==> run a: inputs <==
==> flow/design.v <==
module pmi_ram_dp #(
  parameter pmi_wr_addr_depth = 256,
  parameter pmi_wr_addr_width = 8,
  parameter pmi_wr_data_width = 8,
  parameter pmi_rd_addr_depth = 256,
  parameter pmi_rd_addr_width = 8,
  parameter pmi_rd_data_width = 8,
  parameter pmi_regmode       = "reg",
  parameter pmi_resetmode     = "async",
  parameter pmi_family        = "common"
) (
  input  [pmi_wr_data_width-1:0] Data,
  input  [pmi_wr_addr_width-1:0] WrAddress,
  input  [pmi_rd_addr_width-1:0] RdAddress,
  input                          WrClock,
  input                          RdClock,
  input                          WrClockEn,
  input                          RdClockEn,
  input                          WE,
  input                          Reset,
  output reg [pmi_rd_data_width-1:0] Q
);
  localparam AW = $clog2(pmi_wr_addr_depth);
  reg [pmi_wr_data_width-1:0] mem [0:pmi_wr_addr_depth-1];
  reg [AW-1:0] rd_addr_q;
  always @(posedge WrClock)
    if (WrClockEn && WE)
      mem[WrAddress[AW-1:0]] <= Data;
  always @(posedge RdClock or posedge Reset)
    if (Reset) begin
      rd_addr_q <= 'd0;
      Q         <= 'd0;
    end else if (RdClockEn) begin
      rd_addr_q <= RdAddress[AW-1:0];
      Q         <= mem[rd_addr_q];
    end
endmodule
module pmi_mult #(
  parameter pmi_dataa_width         = 16,
  parameter pmi_datab_width         = 16,
  parameter pmi_sign                = "on",
  parameter pmi_additional_pipeline = 1,
  parameter pmi_input_reg           = "on",
  parameter pmi_output_reg          = "on",
  parameter pmi_family              = "common",
  parameter pmi_implementation      = "DSP"
) (
  input  [pmi_dataa_width-1:0] DataA,
  input  [pmi_datab_width-1:0] DataB,
  input                        Clock,
  input                        ClkEn,
  input                        Aclr,
  output reg [pmi_dataa_width+pmi_datab_width-1:0] Result
);
  reg [pmi_dataa_width-1:0] a_q;
  reg [pmi_datab_width-1:0] b_q;
  reg [pmi_dataa_width+pmi_datab_width-1:0] p_q;
  reg [pmi_dataa_width+pmi_datab_width-1:0] p_q2;
  always @(posedge Clock or posedge Aclr)
    if (Aclr) begin
      a_q    <= 'd0;
      b_q    <= 'd0;
      p_q    <= 'd0;
      p_q2   <= 'd0;
      Result <= 'd0;
    end else if (ClkEn) begin
      a_q    <= DataA;
      b_q    <= DataB;
      p_q    <= $signed(a_q) * $signed(b_q);
      p_q2   <= p_q;
      Result <= p_q2;
    end
endmodule
`timescale 1ns / 1ps
module Wienerfilter#(
    parameter WIDTH    = 16,
    parameter COL_NUM  = 128, 
    parameter ROW_NUM  = 2,
    localparam ADDR_DEP  =  COL_NUM * ROW_NUM,
    localparam ADDR_WID  =  $clog2(ADDR_DEP) + 'd1,
    localparam Serial_COL  =  $clog2(COL_NUM) + 'd1,
    localparam Serial_ROW  =  $clog2(ROW_NUM) + 'd1
)
(
input clk,
input rst,
input start,
input [ADDR_WID-1:0]wr_addr,
input ram_wr_en,
input [WIDTH-1:0]ram_data_in,
input  wire[7:0]rd_wiener,
input [1:0]rd_bank,
input      rd_para,
input [Serial_COL-1:0]wr_data_addr,
input ram_wr_data_en,
input [WIDTH-1:0]ram_data_wr_in,
output [WIDTH*2-1:0]DSP_ADD_DATA_o,
output reg[WIDTH*4-1:0]Wiener_data,
output reg Wiener_data_v,
output finish_cal_o,
output wire [WIDTH/2-1:0]ram_data_out_o,
output data_wr_v_o
) ;
localparam INIT      = 0,
           START     = 1, 
           READ_DATA = 2,
           WAIT_READ = 3,
           MULT_CAL  = 4,
           WAIT_CAL  = 5,
           ADD_CAL   = 6,
           DET       = 7, 
           FINISH    = 8;
reg [6:0]STATE;
reg [Serial_COL - 1:0 ]COL_cnt;
reg [Serial_ROW - 1:0 ]ROW_cnt;
reg [ADDR_WID-1:0]rd_ad_para;
reg [ADDR_WID-1:0]rd_addr;
always@(*) begin 
  rd_ad_para = rd_para? {rd_bank,rd_wiener[5:0]}:rd_addr;
end
wire [WIDTH/2-1:0]ram_data_out;
assign ram_data_out_o=ram_data_out;
wire [WIDTH-1:0]ram_data_data_out;
pmi_ram_dp
#(
  .pmi_wr_addr_depth    (ADDR_DEP ),  
  .pmi_wr_addr_width    (ADDR_WID ),  
  .pmi_wr_data_width    (WIDTH/2 ),  
  .pmi_rd_addr_depth    (ADDR_DEP ),  
  .pmi_rd_addr_width    (ADDR_WID ),  
  .pmi_rd_data_width    (WIDTH/2 ),  
  .pmi_regmode          ( "reg" ),  
  .pmi_resetmode        ("async" ),  
  .pmi_family           ("common" )   
) pmi_ram_dp_inst (
  .Data      (ram_data_in ),   
  .WrAddress (wr_addr ),   
  .RdAddress (rd_ad_para), 
  .WrClock   (clk   ),   
  .RdClock   (clk   ),   
  .WrClockEn (1 ),   
  .RdClockEn (1 ),   
  .WE        (ram_wr_en), 
  .Reset     (rst),   
  .Q         (ram_data_out )    
);
pmi_ram_dp
#(
  .pmi_wr_addr_depth    (COL_NUM ),  
  .pmi_wr_addr_width    (Serial_COL ),  
  .pmi_wr_data_width    (WIDTH ),  
  .pmi_rd_addr_depth    (COL_NUM ),  
  .pmi_rd_addr_width    (Serial_COL ),  
  .pmi_rd_data_width    (WIDTH ),  
  .pmi_regmode          ( "reg" ),  
  .pmi_resetmode        ("async" ),  
  .pmi_family           ("common" )   
) pmi_ram_dp_inst_data (
  .Data      (ram_data_wr_in ),   
  .WrAddress (wr_data_addr ),   
  .RdAddress (COL_cnt ),   
  .WrClock   (clk   ),   
  .RdClock   (clk   ),   
  .WrClockEn (1 ),   
  .RdClockEn (1 ),   
  .WE        (ram_wr_data_en), 
  .Reset     (rst),   
  .Q         (ram_data_data_out )    
);
reg finish_cal;
reg [WIDTH*2-1:0]DSP_ADD_DATA;
wire [WIDTH*2-1:0]result;
reg start_mult,start_mult_d,start_mult_dd;
reg data_wr_v;
always@(posedge clk or posedge rst) begin 
 if(rst) begin 
    STATE <= INIT;
    ROW_cnt <= 'd0;
    COL_cnt <= 'd0;
    start_mult <= 'd0;
    finish_cal <= 'd0;
    DSP_ADD_DATA <= 'd0;
    data_wr_v <='d0;
 end
 else begin 
   case(STATE) 
   INIT      :begin
    ROW_cnt <= 'd0;
    COL_cnt <= 'd0;  
    start_mult <= 'd0;
    finish_cal <= 'd0;
    DSP_ADD_DATA <= 'd0;
    data_wr_v <='d0;
    if(start) begin
        STATE <= START;
     end
    else      begin
        STATE <= INIT;
     end
        end
   START     :begin  
       STATE <= READ_DATA;
       start_mult <= 'd0;
       DSP_ADD_DATA <= DSP_ADD_DATA;
       data_wr_v <='d0;
        end
   READ_DATA :begin  
       STATE <= WAIT_READ;
       start_mult <= 'd0;
        end
   WAIT_READ :begin  
       STATE <= MULT_CAL;  
       start_mult <= 'd1;
        end
   MULT_CAL  :begin  
    STATE <= WAIT_CAL;  
    start_mult <= 'd0;
        end
   WAIT_CAL  :begin  
      if(start_mult_dd) begin STATE <= ADD_CAL;  end
      else begin STATE <= WAIT_CAL;  end
        end
   ADD_CAL :begin 
     if(COL_cnt <  COL_NUM - 'd1) begin
        COL_cnt <= COL_cnt + 'd1;
        STATE   <= START;
        data_wr_v <='d0;
        DSP_ADD_DATA <= DSP_ADD_DATA + result;
      end
     else begin
        COL_cnt <= 0;
        STATE   <= DET;
        data_wr_v <='d1;
        DSP_ADD_DATA <= DSP_ADD_DATA+ result;
      end 
   end    
   DET       :begin  
     DSP_ADD_DATA <= 'd0;
     data_wr_v <='d0;
     if(ROW_cnt <  ROW_NUM - 'd1) begin
        ROW_cnt <= ROW_cnt + 'd1;
        STATE   <= START;
        finish_cal <= 'd0;
      end
     else begin 
        ROW_cnt <= 'd0;
        STATE   <= FINISH;
        finish_cal <= 'd1;
     end
        end
   FINISH    :begin  
    data_wr_v <='d0;
    DSP_ADD_DATA <= 'd0;
    finish_cal <= 'd0;
    STATE   <= INIT;
        end
   endcase
 end
end
assign finish_cal_o = finish_cal;
assign DSP_ADD_DATA_o = DSP_ADD_DATA;
always@(posedge clk or posedge rst) begin 
    if(rst) begin 
        start_mult_d<= 'd0;
        start_mult_dd<= 'd0;
    end
    else begin 
        start_mult_d <= start_mult;
        start_mult_dd<= start_mult_d;
    end
   end
   always@(*) begin 
case(ROW_cnt) 
  'd0: rd_addr =  COL_cnt  ;
  'd1: rd_addr =  COL_NUM + COL_cnt ;
  'd2: rd_addr = {COL_NUM,1'd0 } + COL_cnt ;
  'd3: rd_addr = {COL_NUM,1'd0 } + COL_cnt + COL_NUM ;
endcase
   end
wire [WIDTH-1:0]data_in0,data_in1;
assign data_in0 = {{8{ram_data_out[WIDTH/2-1]}},ram_data_out};
 assign data_in1 = ram_data_data_out;
   pmi_mult
   #(
     .pmi_dataa_width         (WIDTH),  
     .pmi_datab_width         (WIDTH ),  
     .pmi_sign                ("on" ),  
     .pmi_additional_pipeline (1 ),  
     .pmi_input_reg           ( "on" ),  
     .pmi_output_reg          ( "on" ),  
     .pmi_family              ("common"  ),  
     .pmi_implementation      ("DSP" )   
   ) pmi_mult_dsp (
     .DataA  (data_in0 ),   
     .DataB  (data_in1 ),   
     .Clock  (clk ),   
     .ClkEn  (1 ),   
     .Aclr   (rst ),   
     .Result (result )    
   );
assign data_wr_v_o = data_wr_v;
always@(posedge clk or posedge rst)
 begin 
   if(rst) begin 
    Wiener_data  <='d0;
    Wiener_data_v<='d0;
   end
   else begin
case(ROW_cnt)
 'd0:begin if(data_wr_v) begin Wiener_data[WIDTH*1-1:WIDTH*0] <= DSP_ADD_DATA[15:0];  Wiener_data_v<='d0; end else begin Wiener_data <= Wiener_data; Wiener_data_v<='d0; end end
 'd1:begin if(data_wr_v) begin Wiener_data[WIDTH*2-1:WIDTH*1] <= DSP_ADD_DATA[15:0];  Wiener_data_v<='d0; end else begin Wiener_data <= Wiener_data; Wiener_data_v<='d0; end end
 'd2:begin if(data_wr_v) begin Wiener_data[WIDTH*3-1:WIDTH*2] <= DSP_ADD_DATA[23:8];  Wiener_data_v<='d0; end else begin Wiener_data <= Wiener_data; Wiener_data_v<='d0; end end
 'd3:begin if(data_wr_v) begin Wiener_data[WIDTH*4-1:WIDTH*3] <= DSP_ADD_DATA[23:8];  Wiener_data_v<='d1; end else begin Wiener_data <= Wiener_data; Wiener_data_v<='d0; end end
endcase 
    end
 end
endmodule
==> flow/run.sh <==
#!/bin/bash
# the make line also repeats each setting of config.mk as NAME=value (left out here)
make -C /OpenROAD-flow-scripts/flow DESIGN_CONFIG=/design/flow/config.mk WORK_HOME=/design/flow/orfs CLKGATE_MAP_FILE= finish
==> flow/config.mk <==
export PLATFORM = sky130hd
export DESIGN_NAME = Wienerfilter
export DESIGN_NICKNAME = Wienerfilter
export VERILOG_FILES = /design/flow/design.v
export SDC_FILE = /design/flow/constraint.sdc
export NUM_CORES = 4
export LEC_CHECK = 0
export CAP_MARGIN = 0
export CELL_PAD_IN_SITES_DETAIL_PLACEMENT = 0
export CORE_ASPECT_RATIO = 1.48
export CORE_MARGIN = 10
export CORE_UTILIZATION = 45
export CTS_CLUSTER_SIZE = 86
export GPL_ROUTABILITY_DRIVEN = 1
export GPL_TIMING_DRIVEN = 1
export MAX_ROUTING_LAYER = met4
export PLACE_DENSITY = 0.72
export SLEW_MARGIN = 35
==> flow/constraint.sdc <==
create_clock -name core_clock -period 8.66 [get_ports {clk}]
set_input_delay 1.7320 -clock core_clock [delete_from_list [all_inputs] [get_ports {clk}]]
set_output_delay 1.7320 -clock core_clock [all_outputs]
set_load 0.01 [all_outputs]
==> run b (differences from run a) <==
==> flow/config.mk (replaced) <==
export PLATFORM = sky130hd
export DESIGN_NAME = Wienerfilter
export DESIGN_NICKNAME = Wienerfilter
export VERILOG_FILES = /design/flow/design.v
export SDC_FILE = /design/flow/constraint.sdc
export NUM_CORES = 4
export LEC_CHECK = 0
export CAP_MARGIN = 25
export CELL_PAD_IN_SITES_GLOBAL_PLACEMENT = 0
export CORE_MARGIN = 2
export CORE_UTILIZATION = 72
export CTS_CLUSTER_SIZE = 55
export GPL_ROUTABILITY_DRIVEN = 0
export HOLD_SLACK_MARGIN = -0.01
export PLACE_DENSITY_LB_ADDON = 0.0
export SETUP_SLACK_MARGIN = 0.73
export SLEW_MARGIN = 20
export TNS_END_PERCENT = 50
==> flow/constraint.sdc (replaced) <==
create_clock -name core_clock -period 2.9 [get_ports {clk}]
set_input_delay 0.5800 -clock core_clock [delete_from_list [all_inputs] [get_ports {clk}]]
set_output_delay 0.5800 -clock core_clock [all_outputs]
set_load 0.01 [all_outputs]
==> results <==
item                                                                run a                           run b
Floorplan die height                                               770 um                          492 um
Post-DP HPWL                                                       236 mm                          271 mm
# placed instances                                                  12510                           11466
Post-synthesis instance area                                    0.171 mm2                       0.171 mm2
Post-Syn Nets                                                        7781                            7781
Status                                                     finished clean       aborted with a tool error
Failing step                                                            -  clock tree synthesis (4_1_cts)
Chip footprint                                                  0.406 mm2                       0.242 mm2
Number of storage elements in the synthesis netlist                  4352                            4352
Post-DP Area                                                    0.180 mm2                       0.186 mm2
Chip Width                                                         527 um                          492 um
Placeable core area                                             0.379 mm2                       0.236 mm2
Fraction of the mapped netlist area in simple logic gates           2.00%                           2.00%
Site row count                                                        275                             178
Pre-CTS WS                                                        3.33 ns                        -1.70 ns
Fp util                                                             45.2%                           72.6%
